==> flow/design.v <==
module matvec_mul #(
    parameter R=8, C=8, W_X=8, W_K=8,
    localparam DEPTH = $clog2(C),
               W_M = W_X + W_K,
               W_Y = W_M + DEPTH
  )(  
    input  logic clk, cen,
    input  logic signed [R-1:0][C-1:0][W_K-1:0] k,
    input  logic signed        [C-1:0][W_X-1:0] x, 
    output logic signed        [R-1:0][W_Y-1:0] y
  );
  localparam C_PAD = 2**$clog2(C);
  logic signed [W_Y-1:0] tree [R][DEPTH+1][C_PAD];  
  logic signed [C_PAD-1:0][W_X-1:0] x_pad;
  logic signed [R-1:0][C_PAD-1:0][W_K-1:0] k_pad;      
  always_comb begin
    x_pad = '0;
    k_pad = '0;
    for (int i = 0; i < C; i++) begin
      x_pad[i] = x[i];
    end
    for (int i = 0; i < R; i++) begin
      for (int j = 0; j < C; j++) begin
        k_pad[i][j] = k[i][j];
      end
    end
  end
  genvar r, c, d, a;
  for (r=0; r<R; r=r+1) begin
    for (c=0; c<C_PAD; c=c+1)
      always_ff @(posedge clk)   
        if (cen) tree[r][0][c] <= $signed(k_pad[r][c]) * $signed(x_pad[c]);
    for (d=0; d<DEPTH; d=d+1)
      for (a=0; a<C_PAD/2**(d+1); a=a+1)
        always_ff @(posedge clk)   
          if (cen) tree[r][d+1][a] <= tree[r][d][2*a] + tree[r][d][2*a+1];
    assign y[r] = tree[r][DEPTH][0];
  end
endmodule
module axis_matvec_mul #(
    parameter R=8, C=8, W_X=4, W_K=3,
    localparam W_Y = W_X + W_K + $clog2(C)
)(
    input  logic clk, rstn,
    output logic s_axis_kx_tready,
    input  logic s_axis_kx_tvalid,
    input  logic [R*C*W_K + C*W_X -1:0] s_axis_kx_tdata,
    input  logic m_axis_y_tready,
    output logic m_axis_y_tvalid,
    output logic [R*W_Y-1:0] m_axis_y_tdata
);
    typedef enum logic [2:0] {
        IDLE,
        LOAD_DATA,
        COMPUTING,
        RESULT_READY
    } state_t;
    state_t state, next_state;
    logic [R-1:0][C-1:0][W_K-1:0] k_reg;
    logic [C-1:0][W_X-1:0] x_reg;
    logic [R*W_Y-1:0] y_reg;
    logic computing;
    logic [$clog2(C+2)-1:0] compute_counter;
    always_ff @(posedge clk or negedge rstn) begin
        if (!rstn) begin
            state <= IDLE;
        end else begin
            state <= next_state;
        end
    end
    matvec_mul #(
        .R(R), .C(C), .W_X(W_X), .W_K(W_K)
    ) MATVEC (
        .clk(clk),
        .cen(computing),
        .k(k_reg),
        .x(x_reg),
        .y(y_reg)
    );
    always_comb begin
        next_state = state;
        case (state)
            IDLE: 
                if (s_axis_kx_tvalid && s_axis_kx_tready)
                    next_state = LOAD_DATA;
            LOAD_DATA:
                next_state = COMPUTING;
            COMPUTING: 
                if (compute_counter == C+1)
                    next_state = RESULT_READY;
            RESULT_READY:
                if (m_axis_y_tready)
                    next_state = IDLE;
        endcase
    end
    always_ff @(posedge clk or negedge rstn) begin
        if (!rstn) begin
            k_reg <= '0;
            x_reg <= '0;
            computing <= 1'b0;
            compute_counter <= '0;
            m_axis_y_tvalid <= 1'b0;
            m_axis_y_tdata <= '0;
        end else begin
            case (state)
                IDLE: begin
                    compute_counter <= '0;
                    computing <= 1'b0;
                    if (s_axis_kx_tvalid && s_axis_kx_tready) begin
                        for (int r = 0; r < R; r++) begin
                            for (int c = 0; c < C; c++) begin
                                k_reg[r][c] <= s_axis_kx_tdata[(r*C + c)*W_K +: W_K];
                            end
                        end
                        for (int c = 0; c < C; c++) begin
                            x_reg[c] <= s_axis_kx_tdata[R*C*W_K + c*W_X +: W_X];
                        end
                    end
                end
                LOAD_DATA: begin
                    computing <= 1'b1;
                end
                COMPUTING: begin
                    compute_counter <= compute_counter + 1;
                    if (compute_counter == C+1) begin
                        m_axis_y_tdata <= y_reg;
                        m_axis_y_tvalid <= 1'b1;
                        computing <= 1'b0;
                    end
                end
                RESULT_READY: begin
                    if (m_axis_y_tready) begin
                        m_axis_y_tvalid <= 1'b0;
                    end
                end
            endcase
        end
    end
    assign s_axis_kx_tready = (state == IDLE);
endmodule
clock: 5.24 ns
lec_check: 0
cap_margin: 25
core_margin: 10
core_utilization: 49
cts_cluster_diameter: 105
min_routing_layer: met2
place_density_lb_addon: 0.06
slew_margin: 30
run.sh (not shown) runs the stock make flow with config.mk's settings and CLKGATE_MAP_FILE=.
Change:
- CAP_MARGIN: 25 -> 20
- CORE_MARGIN: 10 -> 2
- CORE_UTILIZATION: 49 -> 40
- CTS_CLUSTER_DIAMETER: 105 -> not set
- MIN_ROUTING_LAYER: met2 -> not set
- PLACE_DENSITY_LB_ADDON: 0.06 -> not set
- SLEW_MARGIN: 30 -> 20
- clock period: 5.24 -> 3.67 ns (I/O delays scaled with it)
- count of clock-buffer cells in the layout went down by 9
- cell area rises by 1.5%
- non-clock buffer count went up by 61
- cell count climbs by about 5.6%
- worst hold slack improved by 0.26 ns
Change:
- ABC_AREA: not set -> 1
- CORE_UTILIZATION: 40 -> 72
- SETUP_SLACK_MARGIN: not set -> 0.3
- clock period: 3.67 -> 1.99 ns (I/O delays scaled with it)
What happened: This time the run finished with setup timing left; clock skew decreases by 0.0070 ns; cell area increases by 12%; flip-flop count does not change; setup slack loses 1.9 ns; count of clock-buffer cells in the layout decreases by 17; routed wire length increases by 53%; fmax decreases by 7.2%; die size decreases by 42%; synthesized area increases by 3.3%.
Change:
- CTS_CLUSTER_DIAMETER: not set -> 226
- CTS_CLUSTER_SIZE: not set -> 10
- SETUP_SLACK_MARGIN: 0.3 -> 0.53
- TNS_END_PERCENT: not set -> 10
- clock period: 1.99 -> 1.88 ns (I/O delays scaled with it)
The changed run stopped in global routing (5_1_grt) on GRT-0232. Synthesized area is unchanged. Synthesized cell count is unchanged. Die area is unchanged.

========
## run 1
RTL: the design.v shown in full above, as it stands there.
clock: 1.88 ns
lec_check: 0
abc_area: 1
cap_margin: 20
core_margin: 2
core_utilization: 72
cts_cluster_diameter: 226
cts_cluster_size: 10
setup_slack_margin: 0.3
slew_margin: 20
Complete run, failing final checks: run 1, reason negative setup slack.
Here is what was changed in the inputs of run 2 compared with run 1.
# run 1
export LEC_CHECK = 0
export ABC_AREA = 1
export CAP_MARGIN = 20
export CORE_MARGIN = 2
export CORE_UTILIZATION = 72
export CTS_CLUSTER_DIAMETER = 226
export CTS_CLUSTER_SIZE = 10
export SETUP_SLACK_MARGIN = 0.3
export SLEW_MARGIN = 20
create_clock -name core_clock -period 1.88 [get_ports {clk}]
# run 2
export LEC_CHECK = 0
export CAP_MARGIN = 20
export CORE_MARGIN = 2
export CORE_UTILIZATION = 58
export SETUP_SLACK_MARGIN = 0.97
export SLEW_MARGIN = 20
create_clock -name core_clock -period 5.28 [get_ports {clk}]
## What came out
Run 2 went all the way through the flow, and no timing, DRC or antenna check failed. Relative to run 1, cts-stage hold buffer count has gone down in run 2. Length of routed wiring on met1 was higher in run 1 than in run 2. Count of plain and timing-repair buffers (higher): run 1. Per the comparison of run 2 with run 1, XOR/XNOR share of the synthesized area now larger, total iterations of the first detailed-routing run now smaller. Note that the number of different library cells in the post-synthesis netlist recorded for run 1 amounts to 0.59 times the value seen in run 2. Final-layout clock-cell area share was higher in the run labelled run 2.
The following lists how run 3 was set up differently from run 2:
# run 2
export LEC_CHECK = 0
export CAP_MARGIN = 20
export CORE_MARGIN = 2
export CORE_UTILIZATION = 58
export SETUP_SLACK_MARGIN = 0.97
export SLEW_MARGIN = 20
create_clock -name core_clock -period 5.28 [get_ports {clk}]
# run 3
export LEC_CHECK = 0
export CAP_MARGIN = 20
export CORE_MARGIN = 2
export CORE_UTILIZATION = 61
export SETUP_SLACK_MARGIN = 0.97
export SLEW_MARGIN = 20
create_clock -name core_clock -period 5.28 [get_ports {clk}]
Findings:
Run 3 finished all stages; the layout is clean. Worst setup slack: run 3 better than run 2. Between run 2 and run 3, the difference in wire length is negligible. | number of clock buffer instances in the layout | higher: run 3 |.
--- input diff run 3..run 4 ---
# run 3
export LEC_CHECK = 0
export CAP_MARGIN = 20
export CORE_MARGIN = 2
export CORE_UTILIZATION = 61
export SETUP_SLACK_MARGIN = 0.97
export SLEW_MARGIN = 20
create_clock -name core_clock -period 5.28 [get_ports {clk}]
# run 4
export LEC_CHECK = 0
export CAP_MARGIN = 20
export CORE_MARGIN = 2
export CORE_UTILIZATION = 62
export SETUP_SLACK_MARGIN = 0.44
export SLEW_MARGIN = 20
create_clock -name core_clock -period 2.75 [get_ports {clk}]
==> results <==
- Die: run 4 smaller than run 3
- When run 4 is set beside run 3, its setup slack of the most critical reg-to-reg path turns out to be 1910 ps smaller.
- Compared with run 3, run 4 instantiates a larger number of cells.
- | depth of the worst register-to-register path | higher: run 4 |
- On mean instance size in the synthesized netlist, run 4 and run 3 are basically level.
[inputs] run 5 vs run 4
# run 4
export LEC_CHECK = 0
export CAP_MARGIN = 20
export CORE_MARGIN = 2
export CORE_UTILIZATION = 62
export SETUP_SLACK_MARGIN = 0.44
export SLEW_MARGIN = 20
create_clock -name core_clock -period 2.75 [get_ports {clk}]
# run 5
export LEC_CHECK = 0
export ABC_AREA = 1
export CAP_MARGIN = 20
export CORE_MARGIN = 2
export CORE_UTILIZATION = 71
export CTS_CLUSTER_SIZE = 91
export SLEW_MARGIN = 20
create_clock -name core_clock -period 6.24 [get_ports {clk}]
- For run 4, the cell with the largest stage delay on the worst path was sky130_fd_sc_hd__fa_1, unlike run 5, where it was sky130_fd_sc_hd__dfrtp_1.
- Summary of run 5 over run 4: via count increased 9,323, final-layout non-clock buffer area share decreased 3.7 points, final worst slack increased 2510 ps.
- Tally of unique sky130hd cells used after synthesis was lower in run 5 than in run 4.
- Run 5 completed end to end with timing, DRC and antenna clean.
- The lower global router's overall resource usage of run 4 and run 5 is in run 4.
- Of run 4 and run 5, run 4 shows the lower transition time at the pin with the least slew margin, with run 5 above it.
- Launch point of the worst path: x_reg[0]$_DFFE_PN0P_ -> run 4, x_reg[28]$_DFFE_PN0P_ -> run 5
- Looking at area of all placed cells without fillers across both flows, run 5 is the stronger of the two, with run 4 trailing.
- The number of cells in the design after placement reported for run 5 is greater than that of run 4 by 23%.
- The run showing the smaller via count of the first global-routing pass is run 4.
